==> inputs of run M <==
==> flow/design.v <==
module clk_ctrl
(
	input				wire				clk_i					,
	input				wire				rstn_i				,	
	input				wire	[15:0]	freq						,
	output			reg				dds1_o					,
	output			reg				dds_o						
);
reg	[31:0]	cnt;
wire	[63:0]	add;
assign add =freq*32'd4294967295/16'd30000;
always@(posedge clk_i or negedge rstn_i)
	if(rstn_i ==1'b0)
		cnt <=32'd0;
	else
		cnt <=cnt +add; 
always@(posedge clk_i or negedge rstn_i)
	if(rstn_i ==1'b0)
		dds_o <=1'b0;
	else if(cnt >=32'd2147483648)
		dds_o <=1'b1;
	else
		dds_o <=1'b0;		
reg	[31:0]	cnt1;
wire	[63:0]	add1;
assign add1 =(freq/8'd36)*32'd4294967295/16'd3000;
always@(posedge clk_i or negedge rstn_i)
	if(rstn_i ==1'b0)
		cnt1 <=32'd0;
	else
		cnt1 <=cnt1 +add1; 
always@(posedge clk_i or negedge rstn_i)
	if(rstn_i ==1'b0)
		dds1_o <=1'b0;
	else if(cnt1 >=32'd2147483648)
		dds1_o <=1'b1;
	else
		dds1_o <=1'b0;		
endmodule
==> flow/run.sh <==
#!/bin/bash
# the make line also repeats each setting of config.mk as NAME=value (left out here)
make -C /OpenROAD-flow-scripts/flow DESIGN_CONFIG=/design/flow/config.mk WORK_HOME=/design/flow/orfs CLKGATE_MAP_FILE= finish
==> flow/config.mk <==
export PLATFORM = sky130hd
export DESIGN_NAME = clk_ctrl
export DESIGN_NICKNAME = clk_ctrl
export VERILOG_FILES = /design/flow/design.v
export SDC_FILE = /design/flow/constraint.sdc
export NUM_CORES = 4
export LEC_CHECK = 0
export CAP_MARGIN = 35
export CORE_MARGIN = 8
export CORE_UTILIZATION = 40
export CTS_CLUSTER_DIAMETER = 396
export CTS_CLUSTER_SIZE = 62
export GPL_ROUTABILITY_DRIVEN = 0
export GPL_TIMING_DRIVEN = 0
export SLEW_MARGIN = 10
==> flow/constraint.sdc <==
create_clock -name core_clock -period 70.0 [get_ports {clk_i}]
set_input_delay 14.0000 -clock core_clock [delete_from_list [all_inputs] [get_ports {clk_i}]]
set_output_delay 14.0000 -clock core_clock [all_outputs]
set_load 0.01 [all_outputs]
==> run Y (differences from run M) <==
ABC_AREA = 1   (was not set)
CAP_MARGIN = 20   (was 35)
CORE_MARGIN = 2   (was 8)
CORE_UTILIZATION = 72   (was 40)
CTS_CLUSTER_DIAMETER = not set   (was 396)
CTS_CLUSTER_SIZE = 95   (was 62)
GPL_ROUTABILITY_DRIVEN = not set   (was 0)
GPL_TIMING_DRIVEN = not set   (was 0)
PLACE_DENSITY = 0.4   (was not set)
SLEW_MARGIN = 20   (was 10)
TNS_END_PERCENT = 15   (was not set)
==> flow/constraint.sdc (replaced) <==
create_clock -name core_clock -period 54.9 [get_ports {clk_i}]
set_input_delay 10.9800 -clock core_clock [delete_from_list [all_inputs] [get_ports {clk_i}]]
set_output_delay 10.9800 -clock core_clock [all_outputs]
set_load 0.01 [all_outputs]
==> run K (differences from run M) <==
ABC_AREA = 1   (was not set)
CAP_MARGIN = 20   (was 35)
CORE_MARGIN = 2   (was 8)
CORE_UTILIZATION = 72   (was 40)
CTS_CLUSTER_DIAMETER = 370   (was 396)
CTS_CLUSTER_SIZE = 90   (was 62)
GPL_ROUTABILITY_DRIVEN = not set   (was 0)
GPL_TIMING_DRIVEN = not set   (was 0)
SLEW_MARGIN = 20   (was 10)
==> flow/constraint.sdc (replaced) <==
create_clock -name core_clock -period 38.1 [get_ports {clk_i}]
set_input_delay 7.6200 -clock core_clock [delete_from_list [all_inputs] [get_ports {clk_i}]]
set_output_delay 7.6200 -clock core_clock [all_outputs]
set_load 0.01 [all_outputs]
==> run B (differences from run M) <==
CAP_MARGIN = 20   (was 35)
CORE_MARGIN = 2   (was 8)
CORE_UTILIZATION = 63   (was 40)
CTS_CLUSTER_DIAMETER = not set   (was 396)
CTS_CLUSTER_SIZE = 98   (was 62)
GPL_ROUTABILITY_DRIVEN = not set   (was 0)
GPL_TIMING_DRIVEN = not set   (was 0)
SLEW_MARGIN = 20   (was 10)
TNS_END_PERCENT = 15   (was not set)
==> results.ini <==
[setup_path]
endpoint_kind=flop
reg2reg_depth=27

[logic_synthesis]
compound_area_share_pct=8.04
fp_nets=8508
top_area_cell=nand2_1
ys_sh_adder_pct=19.7

[timing]
finalSetupTns_ns=-10.06
setup_viol=13
finalCriticalPeriod_ns=56.19
layout_setup_ws_ns=-1.29

[run_status]
outcome=finished with violations
violations=setup timing

[final_layout]
sh_comb_area_pct=76.8
n_fill_cell=3995

[drt]
routed-wl-met3_um=13600

Source of the figures above: run Y

==> results.ini <==
[run_status]
outcome=did not finish
stop_stage=detailed placement
tool.error=[ERROR DPL-0033] detailed placement checks failed during check placement.

[logic_synthesis]
yosys.area_share.xor_xnor_pct=5.45
top_area_cell=nand2_1
fp_nets=8508
ys_types=84
simple_gate_area_share_pct=52.5
ys_sh_adder_pct=19.7
synth_warnings=1
compound_area_share_pct=8.04

[place]
place.gp.congestion=1.04

Source of the figures above: run K

==> results.ini <==
[setup_path]
reg2reg_depth=32
crit_start=freq[4]

[timing]
finalSetupTns_ns=0
layout_setup_ws_ns=2.19
finalCriticalPeriod_ns=67.81
setup_viol=0

[drt]
routed-wl-met3_um=9850

[logic_synthesis]
fp_nets=7766
ys_sh_adder_pct=19.1
compound_area_share_pct=35.1

[final_layout]
n_fill_cell=7645
sh_comb_area_pct=85.7

[min_path]
hp-class=reg -> reg

[run_status]
outcome=finished clean

Source of the figures above: run B

==> results.ini <==
[timing]
finalCriticalPeriod_ns=68.03
setup_viol=0
finalSetupTns_ns=0

[final_layout]
n_fill_cell=13600
sh_comb_area_pct=81.8

[drt]
routed-wl-met3_um=6080

[setup_path]
endpoint_kind=flop
reg2reg_depth=31

[logic_synthesis]
ys_sh_adder_pct=19.1
fp_nets=7766

[run_status]
outcome=finished clean

Source of the figures above: run M


==> run a: inputs <==
// clk_ctrl: RTL as listed in full above, without the edits since
Settings: LEC_CHECK=0, CAP_MARGIN=20, CORE_MARGIN=2, CORE_UTILIZATION=68, SLEW_MARGIN=20; clock period 57.4 ns.
run.sh (not shown) runs the stock make flow with config.mk's settings and CLKGATE_MAP_FILE=.
==> run b (differences from run a) <==
Settings changed: CAP_MARGIN 20 to 35, CORE_UTILIZATION 68 to 40, GPL_ROUTABILITY_DRIVEN set to 0, GPL_TIMING_DRIVEN set to 0, SLEW_MARGIN 20 to 10.
==> flow/constraint.sdc (replaced) <==
create_clock -name core_clock -period 70.0 [get_ports {clk_i}]
set_input_delay 14.0000 -clock core_clock [delete_from_list [all_inputs] [get_ports {clk_i}]]
set_output_delay 14.0000 -clock core_clock [all_outputs]
set_load 0.01 [all_outputs]
==> GITHUB_STEP_SUMMARY <==
## Synthesis and layout report

| Metric | Value |
|---|---|
| Clock transition at path regs | `about 0.08 ns` |
| # fillers | `13,600` |
| Chip height | `377 microns` |
| Vias | `55,600` |
| Antenna violations before repair | `3` |
| Hold EP | `cnt[0]$_DFF_PN0_` |
| Max stage delay on crit path | `around 0.57 ns` |
| Status | `finished clean` |
That was run b.
==> GITHUB_STEP_SUMMARY <==
## Synthesis and layout report

| Metric | Value |
|---|---|
| Status | `finished with violations` |
| Checks failing in the layout checks | `negative setup slack` |
| CTS root buf | `clkbuf_16` |
| CP Buf/Inv Count | `about 67` |
| Hold EP | `dds_o$_DFF_PN0_` |
| # fillers | `approximately 4,200` |
| Chip height | `roughly 290 microns` |
| # setup viols final | `38` |
| Final WS setup | `-8.80 ns` |
| Met3 routed WL | `22.3 mm` |
That was run a.

==> run P: inputs <==
// clk_ctrl: RTL as listed in full above, without the edits since
Settings: LEC_CHECK=0, ABC_AREA=1, CAP_MARGIN=10, CELL_PAD_IN_SITES_DETAIL_PLACEMENT=2, CORE_ASPECT_RATIO=0.93, CORE_MARGIN=2, CORE_UTILIZATION=29, CTS_CLUSTER_DIAMETER=187, GPL_ROUTABILITY_DRIVEN=0, HOLD_SLACK_MARGIN=0.12, MAX_ROUTING_LAYER=met5, MIN_ROUTING_LAYER=met2, SETUP_SLACK_MARGIN=5.0, SLEW_MARGIN=20, TNS_END_PERCENT=55; clock period 115.0 ns.
==> inputs of run G, as changes to run P <==
Settings changed: ABC_AREA 1 to not set, CAP_MARGIN 10 to 20, CELL_PAD_IN_SITES_DETAIL_PLACEMENT 2 to not set, CORE_ASPECT_RATIO 0.93 to not set, CORE_UTILIZATION 29 to 40, CTS_CLUSTER_DIAMETER 187 to not set, GPL_ROUTABILITY_DRIVEN 0 to not set, HOLD_SLACK_MARGIN 0.12 to not set, MAX_ROUTING_LAYER met5 to not set, MIN_ROUTING_LAYER met2 to not set, SETUP_SLACK_MARGIN 5.0 to not set, TNS_END_PERCENT 55 to not set.
==> flow/constraint.sdc (replaced) <==
create_clock -name core_clock -period 70.0 [get_ports {clk_i}]
set_input_delay 14.0000 -clock core_clock [delete_from_list [all_inputs] [get_ports {clk_i}]]
set_output_delay 14.0000 -clock core_clock [all_outputs]
set_load 0.01 [all_outputs]
==> results <==
item                                                                                run G                      run P
Synth Area in Simple Gates                                                          20.7%                      52.5%
Effective utilization at floorplan                                                  40.1%                      29.3%
Number of cells in the yosys synthesis report                                       7,093                      7,835
Die y size                                                                         377 um                     410 um
Core area                                                                     139,000 um2                176,000 um2
Syn avg cell area                                                                7.86 um2                   6.56 um2
Die W                                                                              377 um                     441 um
Synthesized-area fraction occupied by adder cells                                   19.1%                      19.7%
Multiplexer share of the synthesized area                                           3.54%                    0.0414%
Synthesized instance count                                                          7,093                      7,835
Dominant cell by count in the synthesized netlist                  sky130_fd_sc_hd__inv_1   sky130_fd_sc_hd__nand2_1
Fraction of synthesized cell area taken by the top area cell type                   9.33%                      14.1%
Outcome                                                  no timing/DRC/antenna violations  aborted with a tool error
Failing step                                                                            -   global routing (5_1_grt)
Summed standard-cell area reported by yosys                                    55,800 um2                 51,400 um2
Number of placement rows                                                              137                        148
Place WS                                                                         -1.41 ns                   21.42 ns
Yosys top cell by area                                              sky130_fd_sc_hd__fa_1   sky130_fd_sc_hd__nand2_1
Net count entering floorplan                                                        7,766                      8,508
Resized Gates After CTS                                                                29                          0
